==> run a <==
## adaptive_pe
module adaptive_pe #(
    parameter integer MAX_WIDTH = 64,
    parameter integer MAX_ACC_WIDTH = 20   
)(
    input  wire                         clk,
    input  wire                         reset,
    input  wire                         ce,
    input  wire                         accumulate,
    input  wire                         test_mode,
    input  wire [2:0]                   precision_mode,
    input  wire [MAX_WIDTH-1:0]         weight_in,
    input  wire [MAX_WIDTH-1:0]         activation_in,
    input  wire [MAX_WIDTH-1:0]         mask_in,
    output reg  [MAX_ACC_WIDTH-1:0]     accumulated_sum,
    output wire                         clock_gated,
    output wire                         computation_skipped,
    output wire [2:0]                   active_precision   
);
    reg [6:0] active_bits;       
    reg [5:0] parallel_ops;      
    reg [8:0] max_value;         
    always @(*) begin
        case (precision_mode)
            3'b000: begin   
                active_bits = 7'd64;
                parallel_ops = 6'd64;
                max_value = 9'd1;
            end
            3'b001: begin   
                active_bits = 7'd64;
                parallel_ops = 6'd32;
  ...
Settings: LEC_CHECK=0, CAP_MARGIN=10, CORE_MARGIN=7, CORE_UTILIZATION=21, CTS_CLUSTER_DIAMETER=241, GPL_TIMING_DRIVEN=0, HOLD_SLACK_MARGIN=0.04, MAX_ROUTING_LAYER=met4, PLACE_DENSITY_LB_ADDON=0.25, SLEW_MARGIN=20, TNS_END_PERCENT=45; clock period 8.44 ns.
run.sh (not shown) runs the stock make flow with config.mk's settings and CLKGATE_MAP_FILE=.
==> run b (differences from run a) <==
CAP_MARGIN = 20   (was 10)
CORE_MARGIN = 2   (was 7)
CORE_UTILIZATION = 71   (was 21)
CTS_CLUSTER_DIAMETER = 227   (was 241)
CTS_CLUSTER_SIZE = 75   (was not set)
GPL_TIMING_DRIVEN = not set   (was 0)
HOLD_SLACK_MARGIN = not set   (was 0.04)
PLACE_DENSITY_LB_ADDON = 0.01   (was 0.25)
SETUP_SLACK_MARGIN = 2.09   (was not set)
TNS_END_PERCENT = not set   (was 45)
==> flow/constraint.sdc (replaced) <==
create_clock -name core_clock -period 8.38 [get_ports {clk}]
set_input_delay 1.6760 -clock core_clock [delete_from_list [all_inputs] [get_ports {clk}]]
set_output_delay 1.6760 -clock core_clock [all_outputs]
set_load 0.01 [all_outputs]
==> qor summary <==
item                                                           run a                     run b
Die x size                                                    418 um                    224 um
Cell area after placement                                 0.0393 mm2                0.0422 mm2
Number of standard-cell rows in the floorplan                    148                        80
Post-detail-place hpwl                                        144 mm                    130 mm
Routability Congestion                                         0.980                      1.28
Buffers inserted during post-CTS setup optimization               48                        79
Status                                               failed layout checks       did not finish
Failing step                                                       -  global routing (5_1_grt)
Violated checks                                         setup timing                         -
Sequential share of the synthesized area                       1.46%                     1.46%
Total of cells resized after clock tree synthesis                978                       723
Tally of buffers added on design ports                           223                       224
Die area                                                   0.175 mm2                0.0500 mm2
Worst slack, placed                                         -4.70 ns                  -3.32 ns
Die boundary height                                           418 um                    224 um
Starting utilization of the core area                          21.1%                     71.9%
Area of the mapped netlist                                0.0343 mm2                0.0343 mm2
Core area                                                  0.162 mm2                0.0476 mm2
Placed instance count                                          5,887                     4,936

---

==> v17: inputs <==
==> flow/design.v <==
`timescale 1ns / 1ps
module sparse_detector #(
    parameter WORD_SIZE = 64
)(
    input  wire [WORD_SIZE-1:0] data_in,
    output wire                 is_zero,     
    output wire                 is_sparse    
);
    assign is_zero = (data_in == {WORD_SIZE{1'b0}});
    function integer count_ones;
        input [WORD_SIZE-1:0] v;
        integer i, cnt;
        begin
            cnt = 0;
            for (i = 0; i < WORD_SIZE; i = i + 1)
                cnt = cnt + v[i];
            count_ones = cnt;
        end
    endfunction
    wire [6:0] ones_count = count_ones(data_in);
    assign is_sparse = (ones_count < (WORD_SIZE / 10));
endmodule
`timescale 1ns / 1ps
module adaptive_pe #(
    parameter integer MAX_WIDTH = 64,
    parameter integer MAX_ACC_WIDTH = 20   
)(
    input  wire                         clk,
    input  wire                         reset,
    input  wire                         ce,
    input  wire                         accumulate,
    input  wire                         test_mode,
    input  wire [2:0]                   precision_mode,
    input  wire [MAX_WIDTH-1:0]         weight_in,
    input  wire [MAX_WIDTH-1:0]         activation_in,
    input  wire [MAX_WIDTH-1:0]         mask_in,
    output reg  [MAX_ACC_WIDTH-1:0]     accumulated_sum,
    output wire                         clock_gated,
    output wire                         computation_skipped,
    output wire [2:0]                   active_precision   
);
    reg [6:0] active_bits;       
    reg [5:0] parallel_ops;      
    reg [8:0] max_value;         
    always @(*) begin
        case (precision_mode)
            3'b000: begin   
                active_bits = 7'd64;
                parallel_ops = 6'd64;
                max_value = 9'd1;
            end
            3'b001: begin   
                active_bits = 7'd64;
                parallel_ops = 6'd32;
                max_value = 9'd3;
            end
            3'b010: begin   
                active_bits = 7'd64;
                parallel_ops = 6'd16;
                max_value = 9'd15;
            end
            3'b011: begin   
                active_bits = 7'd64;
                parallel_ops = 6'd8;
                max_value = 9'd255;
            end
            default: begin   
                active_bits = 7'd64;
                parallel_ops = 6'd64;
                max_value = 9'd1;
            end
        endcase
    end
    assign active_precision = precision_mode;
    wire weight_is_zero, activation_is_zero;
    wire weight_is_sparse, activation_is_sparse;
    sparse_detector #(
        .WORD_SIZE(MAX_WIDTH)
    ) weight_detector (
        .data_in(weight_in),
        .is_zero(weight_is_zero),
        .is_sparse(weight_is_sparse)
    );
    sparse_detector #(
        .WORD_SIZE(MAX_WIDTH)
    ) activation_detector (
        .data_in(activation_in),
        .is_zero(activation_is_zero),
        .is_sparse(activation_is_sparse)
    );
    wire skip_compute = weight_is_zero || activation_is_zero;
    assign computation_skipped = skip_compute && ce;
    wire pe_enable = ce && !skip_compute;
    wire acc_enable = pe_enable || test_mode;
    assign clock_gated = !pe_enable;
    reg [MAX_ACC_WIDTH-1:0] compute_result;
    always @(*) begin
        case (precision_mode)
            3'b000: compute_result = compute_1bit();
            3'b001: compute_result = compute_2bit();
            3'b010: compute_result = compute_4bit();
            3'b011: compute_result = compute_8bit();
            default: compute_result = {MAX_ACC_WIDTH{1'b0}};
        endcase
    end
    function [MAX_ACC_WIDTH-1:0] compute_1bit;
        reg [MAX_WIDTH-1:0] xnor_result;
        integer i, count;
        begin
            xnor_result = ~(weight_in ^ activation_in) & mask_in;
            count = 0;
            for (i = 0; i < MAX_WIDTH; i = i + 1) begin
                count = count + xnor_result[i];
            end
            compute_1bit = count[MAX_ACC_WIDTH-1:0];
        end
    endfunction
    function [MAX_ACC_WIDTH-1:0] compute_2bit;
        integer i;
        reg [1:0] w, a;
        reg [3:0] product;
        integer sum;
        begin
            sum = 0;
            for (i = 0; i < 32; i = i + 1) begin
                w = weight_in[i*2 +: 2];
                a = activation_in[i*2 +: 2];
                product = w * a;   
                sum = sum + product;
            end
            compute_2bit = sum[MAX_ACC_WIDTH-1:0];
        end
    endfunction
    function [MAX_ACC_WIDTH-1:0] compute_4bit;
        integer i;
        reg [3:0] w, a;
        reg [7:0] product;
        integer sum;
        begin
            sum = 0;
            for (i = 0; i < 16; i = i + 1) begin
                w = weight_in[i*4 +: 4];
                a = activation_in[i*4 +: 4];
                product = w * a;   
                sum = sum + product;
            end
            compute_4bit = sum[MAX_ACC_WIDTH-1:0];
        end
    endfunction
    function [MAX_ACC_WIDTH-1:0] compute_8bit;
        integer i;
        reg [7:0] w, a;
        reg [15:0] product;
        integer sum;
        begin
            sum = 0;
            for (i = 0; i < 8; i = i + 1) begin
                w = weight_in[i*8 +: 8];
                a = activation_in[i*8 +: 8];
                product = w * a;   
                sum = sum + product;
            end
            compute_8bit = sum[MAX_ACC_WIDTH-1:0];
        end
    endfunction
    always @(posedge clk or posedge reset) begin
        if (reset) begin
            accumulated_sum <= {MAX_ACC_WIDTH{1'b0}};
        end else if (acc_enable) begin
            if (!accumulate) begin
                accumulated_sum <= {MAX_ACC_WIDTH{1'b0}};
            end else begin
                accumulated_sum <= accumulated_sum + compute_result;
            end
        end
    end
endmodule
==> flow/run.sh <==
#!/bin/bash
# the make line also repeats each setting of config.mk as NAME=value (left out here)
make -C /OpenROAD-flow-scripts/flow DESIGN_CONFIG=/design/flow/config.mk WORK_HOME=/design/flow/orfs CLKGATE_MAP_FILE= finish
==> flow/config.mk <==
export PLATFORM = sky130hd
export DESIGN_NAME = adaptive_pe
export DESIGN_NICKNAME = adaptive_pe
export VERILOG_FILES = /design/flow/design.v
export SDC_FILE = /design/flow/constraint.sdc
export NUM_CORES = 4
export LEC_CHECK = 0
export ABC_AREA = 1
export CAP_MARGIN = 20
export CORE_ASPECT_RATIO = 1.43
export CORE_MARGIN = 2
export CORE_UTILIZATION = 72
export CTS_CLUSTER_DIAMETER = 227
export CTS_CLUSTER_SIZE = 99
export SETUP_SLACK_MARGIN = 0.9
export SLEW_MARGIN = 20
==> flow/constraint.sdc <==
create_clock -name core_clock -period 4.22 [get_ports {clk}]
set_input_delay 0.8440 -clock core_clock [delete_from_list [all_inputs] [get_ports {clk}]]
set_output_delay 0.8440 -clock core_clock [all_outputs]
set_load 0.01 [all_outputs]
==> v39 (differences from v17) <==
==> flow/config.mk (replaced) <==
export PLATFORM = sky130hd
export DESIGN_NAME = adaptive_pe
export DESIGN_NICKNAME = adaptive_pe
export VERILOG_FILES = /design/flow/design.v
export SDC_FILE = /design/flow/constraint.sdc
export NUM_CORES = 4
export LEC_CHECK = 0
export CAP_MARGIN = 20
export CORE_MARGIN = 2
export CORE_UTILIZATION = 71
export CTS_CLUSTER_DIAMETER = 241
export CTS_CLUSTER_SIZE = 62
export GPL_TIMING_DRIVEN = 1
export HOLD_SLACK_MARGIN = 0.28
export PLACE_DENSITY_LB_ADDON = 0.25
export SLEW_MARGIN = 20
export TNS_END_PERCENT = 100
==> flow/constraint.sdc (replaced) <==
create_clock -name core_clock -period 12.2 [get_ports {clk}]
set_input_delay 2.4400 -clock core_clock [delete_from_list [all_inputs] [get_ports {clk}]]
set_output_delay 2.4400 -clock core_clock [all_outputs]
set_load 0.01 [all_outputs]
==> run_results.csv <==
group,metric,value,unit
run_status,outcome,"failed layout checks",
run_status,check.faults,"setup timing",
global_route,use_met2,80.0,%
final_timing,fin_ws,-0.495,ns
final_timing,setup_viol,9,
Source of the figures above: v39

==> run_results.csv <==
group,metric,value,unit
global_route,use_met2,106,%
run_status,haltStage,"global routing (5_1_grt)",
global_route,grt_use_total,87.1,%
run_status,firstError,"[ERROR GRT-0116] Global routing finished with congestion. Check the congestion regions in the DRC Viewer.",
run_status,outcome,"stopped before the end",
Source of the figures above: v17

